Setup of delta:
==> flow/design.v (excerpt) <==
module pcs_10g_top #(
    parameter INIT_IDLE_DISPATCH = 1   
) (
    input  wire        clk,            
    input  wire        rst_n,          
    input  wire [63:0] xgmii_txd,      
    input  wire [7:0]  xgmii_txc,      
    output wire [63:0] xgmii_rxd,      
    output wire [7:0]  xgmii_rxc,      
    output wire [15:0] gth_txdata,     
    output wire [1:0]  gth_txheader,   
    output wire        gth_txdata_valid,
    input  wire [15:0] gth_rxdata,     
    input  wire [1:0]  gth_rxheader,   
    input  wire        gth_rxdata_valid,
    input  wire        gth_rxheader_valid,
    output wire        gth_txsequence_done,  
    input  wire        gth_rxgearboxslip,    
    output wire        block_lock,     
    output wire        hi_ber,         
    output wire        pcs_status,     
    output wire        rx_link_up,     
    output wire        tx_encode_err,  
    output wire        rx_decode_err,  
    output wire [15:0] ber_count,      
    output wire [7:0]  errored_blocks, 
    input  wire        status_read,    
    output wire        pcs_status_ll   
);
For scale: ~750 flip-flops, ~220 I/O pins.
Settings: LEC_CHECK=0, ABC_AREA=0, CAP_MARGIN=15, CELL_PAD_IN_SITES_DETAIL_PLACEMENT=2, CELL_PAD_IN_SITES_GLOBAL_PLACEMENT=2, CORE_MARGIN=2, CORE_UTILIZATION=46, CTS_CLUSTER_SIZE=53, GPL_TIMING_DRIVEN=1, PLACE_DENSITY_LB_ADDON=0.07, SETUP_SLACK_MARGIN=0.25, SLEW_MARGIN=25; clock period 2.62 ns.
run.sh (not shown) runs the stock make flow with config.mk's settings and CLKGATE_MAP_FILE=.
delta did not finish; a tool error ended it in 4_1_cts.
diff inputs: delta => quartz
- removing ABC_AREA (formerly 0)
- changing CORE_UTILIZATION from 46 to 67
- changing CAP_MARGIN from 15 to 20
- removing CELL_PAD_IN_SITES_GLOBAL_PLACEMENT (formerly 2)
- removing PLACE_DENSITY_LB_ADDON (formerly 0.07)
- removing GPL_TIMING_DRIVEN (formerly 1)
- removing CTS_CLUSTER_SIZE (formerly 53)
- removing CELL_PAD_IN_SITES_DETAIL_PLACEMENT (formerly 2)
- changing SLEW_MARGIN from 25 to 20
- changing SETUP_SLACK_MARGIN from 0.25 to -0.21
- changing the clock period (ns, I/O delays scaled along) from 2.62 to 2.3
### Flow results
In quartz the implementation ran to completion but is not tape-out ready, as the final checks report setup timing. No final results exist for delta, since it was stopped by error DPL-0033 during 4_1_cts. As far as total I/O pin count goes, quartz and delta are indistinguishable; the numbers are identical. Changes observed in quartz relative to delta: core box area fell about 30%; final RePlAce weighted congestion rose by 0.080; detailed placer's ending HPWL shows a reduction of about 30%; share of the yosys chip area belonging to registers has remained practically unchanged. quartz vs. delta: height of the chip lost 17%; total placed instance area lost 190 um^2. Summary: with delta as the reference, floorplan row count in quartz moved down by more than 10%.

* * *

== alpha ==
pcs_10g_top again, from the RTL that the note above started with.
==> flow/config.mk <==
export PLATFORM = sky130hd
export DESIGN_NAME = pcs_10g_top
export DESIGN_NICKNAME = pcs_10g_top
export VERILOG_FILES = /design/flow/design.v
export SDC_FILE = /design/flow/constraint.sdc
export NUM_CORES = 4
export LEC_CHECK = 0
export CAP_MARGIN = 5
export CELL_PAD_IN_SITES_GLOBAL_PLACEMENT = 1
export CORE_ASPECT_RATIO = 0.71
export CORE_MARGIN = 10
export CORE_UTILIZATION = 70
export CTS_CLUSTER_DIAMETER = 70
export CTS_CLUSTER_SIZE = 38
export GPL_TIMING_DRIVEN = 0
export HOLD_SLACK_MARGIN = 0.27
export MAX_ROUTING_LAYER = met5
export PLACE_DENSITY_LB_ADDON = 0.11
export SLEW_MARGIN = 0
export TNS_END_PERCENT = 5
==> flow/constraint.sdc <==
create_clock -name core_clock -period 2.68 [get_ports {clk}]
set_input_delay 0.5360 -clock core_clock [delete_from_list [all_inputs] [get_ports {clk}]]
set_output_delay 0.5360 -clock core_clock [all_outputs]
set_load 0.01 [all_outputs]
alpha: it failed with a tool error in global placement without I/O, so there are no final results.
Here is what was changed in the inputs of beta compared with alpha.
- a deleted GPL_TIMING_DRIVEN that had been 0
- a deleted TNS_END_PERCENT that had been 5
- a deleted PLACE_DENSITY_LB_ADDON that had been 0.11
- a deleted CELL_PAD_IN_SITES_GLOBAL_PLACEMENT that had been 1
- a deleted CTS_CLUSTER_DIAMETER that had been 70
- an added SETUP_SLACK_MARGIN of 0.69
- a change of CORE_UTILIZATION from 70 to 59
- a change of CAP_MARGIN from 5 to 20
- a deleted MAX_ROUTING_LAYER that had been met5
- a deleted HOLD_SLACK_MARGIN that had been 0.27
- a deleted CTS_CLUSTER_SIZE that had been 38
- a deleted CORE_ASPECT_RATIO that had been 0.71
- a change of CORE_MARGIN from 10 to 2
- a change of SLEW_MARGIN from 0 to 20
- a change of the clock period (ns, I/O delays scaled along) from 2.68 to 3.4
==> results <==
beta completed end to end with timing, DRC and antenna clean. Looking at alpha and beta, the summed instance area of the synthesized netlist is a wash. Count of flip-flops with a built-in enable after synthesis came out exactly the same in alpha and beta. beta vs alpha, placeable core region went up by 19%. Yosys chip area: beta vs alpha identical. When beta is set beside alpha, its initial core utilization turns out to be 12 points smaller. Height of the chip (beta / alpha): 1.19. Summary — total die size, beta relative to alpha: higher, by about 4%. As far as synthesized instance count is concerned, alpha and beta perform about the same. Compared with alpha, beta shows a lower horizontal die dimension.

* * *

Starting RTL as in the previous note.
Settings: LEC_CHECK=0, CAP_MARGIN=20, CELL_PAD_IN_SITES_GLOBAL_PLACEMENT=1, CORE_MARGIN=2, CORE_UTILIZATION=70, CTS_CLUSTER_SIZE=43, GPL_TIMING_DRIVEN=1, HOLD_SLACK_MARGIN=0.27, MAX_ROUTING_LAYER=met5, PLACE_DENSITY_LB_ADDON=0.11, SETUP_SLACK_MARGIN=0.12, SLEW_MARGIN=0, TNS_END_PERCENT=5; clock period 2.99 ns.
The baseline failed in global placement without I/O (3_1_place_gp_skip_io).
==> next run, changes <==
CELL_PAD_IN_SITES_GLOBAL_PLACEMENT = not set   (was 1)
CTS_CLUSTER_SIZE = 22   (was 43)
GPL_TIMING_DRIVEN = not set   (was 1)
HOLD_SLACK_MARGIN = not set   (was 0.27)
MAX_ROUTING_LAYER = not set   (was met5)
PLACE_DENSITY_LB_ADDON = not set   (was 0.11)
SETUP_SLACK_MARGIN = 0.58   (was 0.12)
SLEW_MARGIN = 20   (was 0)
TNS_END_PERCENT = not set   (was 5)
clock period = 2.3 ns   (was 2.99 ns; I/O delays follow)
Result: This time the run never finished: it broke off in global routing (5_1_grt) on GRT-0232; synthesized area does not change; synthesized cell count does not change; die size does not change.
==> next run, changes <==
CAP_MARGIN = 30   (was 20)
CORE_UTILIZATION = 40   (was 70)
CTS_CLUSTER_SIZE = not set   (was 22)
GPL_ROUTABILITY_DRIVEN = 0   (was not set)
SETUP_SLACK_MARGIN = not set   (was 0.58)
clock period = 2.58 ns   (was 2.3 ns; I/O delays follow)
What happened: This time the run ran to the end with violations: setup timing. Area after synthesis does not change. Die size climbs by 74%. Synthesized cell count does not change.
==> next run, changes <==
CAP_MARGIN = 10   (was 30)
CORE_UTILIZATION = 67   (was 40)
CTS_CLUSTER_SIZE = 15   (was not set)
GPL_ROUTABILITY_DRIVEN = not set   (was 0)
HOLD_SLACK_MARGIN = 0.29   (was not set)
SETUP_SLACK_MARGIN = -0.21   (was not set)
clock period = 2.3 ns   (was 2.58 ns; I/O delays follow)
Effect: The new run completed and failed the layout checks on setup timing. Hold slack got worse by 0.091 ns. Total power rose by about a fifth. Wire length rose by a few percent. Synthesized cell count stays the same. Fmax is about the same. Utilization rose by 34 points.
==> next run, changes <==
ABC_AREA = 1   (was not set)
CAP_MARGIN = 30   (was 10)
CORE_UTILIZATION = 40   (was 67)
CTS_CLUSTER_SIZE = not set   (was 15)
GPL_ROUTABILITY_DRIVEN = 0   (was not set)
HOLD_SLACK_MARGIN = not set   (was 0.29)
PLACE_DENSITY_LB_ADDON = 0.1   (was not set)
SETUP_SLACK_MARGIN = not set   (was -0.21)
SLEW_MARGIN = 30   (was 20)
clock period = 2.58 ns   (was 2.3 ns; I/O delays follow)
Result: This time the run passed the timing, design-rule and antenna checks. Register-to-register slack improved by 0.38 ns. Core utilization drops by 35 points. Setup slack improved by 0.35 ns. Via count climbs by a little under a tenth. Routed wire length climbs by roughly a tenth. Cell count climbs by a quarter to a third.

* * *

orange:
pcs_10g_top again, from the RTL that the note above started with.
Settings: LEC_CHECK=0, CAP_MARGIN=10, CORE_MARGIN=2, CORE_UTILIZATION=72, CTS_CLUSTER_SIZE=15, SETUP_SLACK_MARGIN=-0.21, SLEW_MARGIN=20; clock period 2.3 ns.
As the logs show, orange stopped at 5_1_grt after a tool error, so it never reached the end of the flow.
Relative to orange, the following input files were edited for green:
Settings: a change of CORE_UTILIZATION from 72 to 40; a change of CAP_MARGIN from 10 to 20; a deleted SETUP_SLACK_MARGIN that had been -0.21; a deleted CTS_CLUSTER_SIZE that had been 15; a change of the clock period (ns, I/O delays scaled along) from 2.3 to 5.0.
Notes after the runs:
Diff orange -> green: area of the die climbed 78%, number of buffers created by CTS higher.
When the final numbers for orange and green were put side by side, the detailed placer's ending HPWL turned out to be smaller in green.
[compare] base=orange new=green: number of buffers inserted to repair setup after CTS -8; initial standard-cell utilization of the core -33 points.
green finished all stages; the layout is clean.

* * *

pcs_10g_top again, from the RTL that the note above started with.
// pcs_10g_top
module pcs_10g_top #(
    parameter INIT_IDLE_DISPATCH = 1   
) (
    input  wire        clk,            
    input  wire        rst_n,          
    input  wire [63:0] xgmii_txd,      
    input  wire [7:0]  xgmii_txc,      
    output wire [63:0] xgmii_rxd,      
    output wire [7:0]  xgmii_rxc,      
    output wire [15:0] gth_txdata,     
    output wire [1:0]  gth_txheader,   
    output wire        gth_txdata_valid,
    input  wire [15:0] gth_rxdata,     
    input  wire [1:0]  gth_rxheader,   
    input  wire        gth_rxdata_valid,
    input  wire        gth_rxheader_valid,
    output wire        gth_txsequence_done,  
    input  wire        gth_rxgearboxslip,    
    output wire        block_lock,     
    output wire        hi_ber,         
    output wire        pcs_status,     
    output wire        rx_link_up,     
    output wire        tx_encode_err,  
    output wire        rx_decode_err,  
    output wire [15:0] ber_count,      
    output wire [7:0]  errored_blocks, 
    input  wire        status_read,    
    output wire        pcs_status_ll   
);
Settings: LEC_CHECK=0, ABC_AREA=1, CAP_MARGIN=20, CELL_PAD_IN_SITES_GLOBAL_PLACEMENT=3, CORE_MARGIN=5, CORE_UTILIZATION=63, CTS_CLUSTER_DIAMETER=60, CTS_CLUSTER_SIZE=67, GPL_ROUTABILITY_DRIVEN=0, GPL_TIMING_DRIVEN=0, HOLD_SLACK_MARGIN=0.0, MAX_ROUTING_LAYER=met5, MIN_ROUTING_LAYER=met2, PLACE_DENSITY_LB_ADDON=0.02, SETUP_SLACK_MARGIN=0.09, SLEW_MARGIN=25, TNS_END_PERCENT=85; clock period 5.06 ns.
The starting point did not get past 3_1_place_gp_skip_io, error FLW-0024.
Change:
Settings changed: CELL_PAD_IN_SITES_GLOBAL_PLACEMENT 3 to unset, CORE_MARGIN 5 to 2, CORE_UTILIZATION 63 to 59, CTS_CLUSTER_DIAMETER 60 to unset, CTS_CLUSTER_SIZE 67 to 100, GPL_ROUTABILITY_DRIVEN 0 to unset, GPL_TIMING_DRIVEN 0 to unset, HOLD_SLACK_MARGIN 0.0 to unset, MAX_ROUTING_LAYER met5 to unset, MIN_ROUTING_LAYER met2 to unset, PLACE_DENSITY_LB_ADDON 0.02 to unset, SETUP_SLACK_MARGIN 0.09 to unset, SLEW_MARGIN 25 to 20, TNS_END_PERCENT 85 to unset.
Clock period 5.06 ns to 3.62 ns, I/O delays scaled along.
This time the run finished with timing, DRC and antenna clean.
Area after synthesis does not change.
Synthesized cell count stays the same.
Die size grows by 2.0%.
Change:
Settings changed: ABC_AREA 1 to unset, CAP_MARGIN 20 to 5, CORE_UTILIZATION 59 to 68, CTS_CLUSTER_DIAMETER set to 351, CTS_CLUSTER_SIZE 100 to 42, HOLD_SLACK_MARGIN set to -0.1.
Clock period 3.62 ns to 1.52 ns, I/O delays scaled along.
Outcome: With this change the flow stopped in 5_1_grt with GRT-0232. Synthesized cell count drops by 24%. Synthesized area goes down by 6.4%. Die area is lower by 19%.
Change:
Settings changed: CORE_UTILIZATION 68 to 66, CTS_CLUSTER_DIAMETER 351 to unset, CTS_CLUSTER_SIZE 42 to 70, GPL_TIMING_DRIVEN set to 1, HOLD_SLACK_MARGIN -0.1 to unset, MAX_ROUTING_LAYER set to met5, PLACE_DENSITY set to 0.6, TNS_END_PERCENT set to 80.
Clock period 1.52 ns to 2.42 ns, I/O delays scaled along.
Outcome: The changed run reached the layout checks and failed them: setup timing. Area after synthesis does not change. Synthesized cell count does not change. Die size goes up by 3.0%.
Power is estimated from default activity; no workload was simulated.
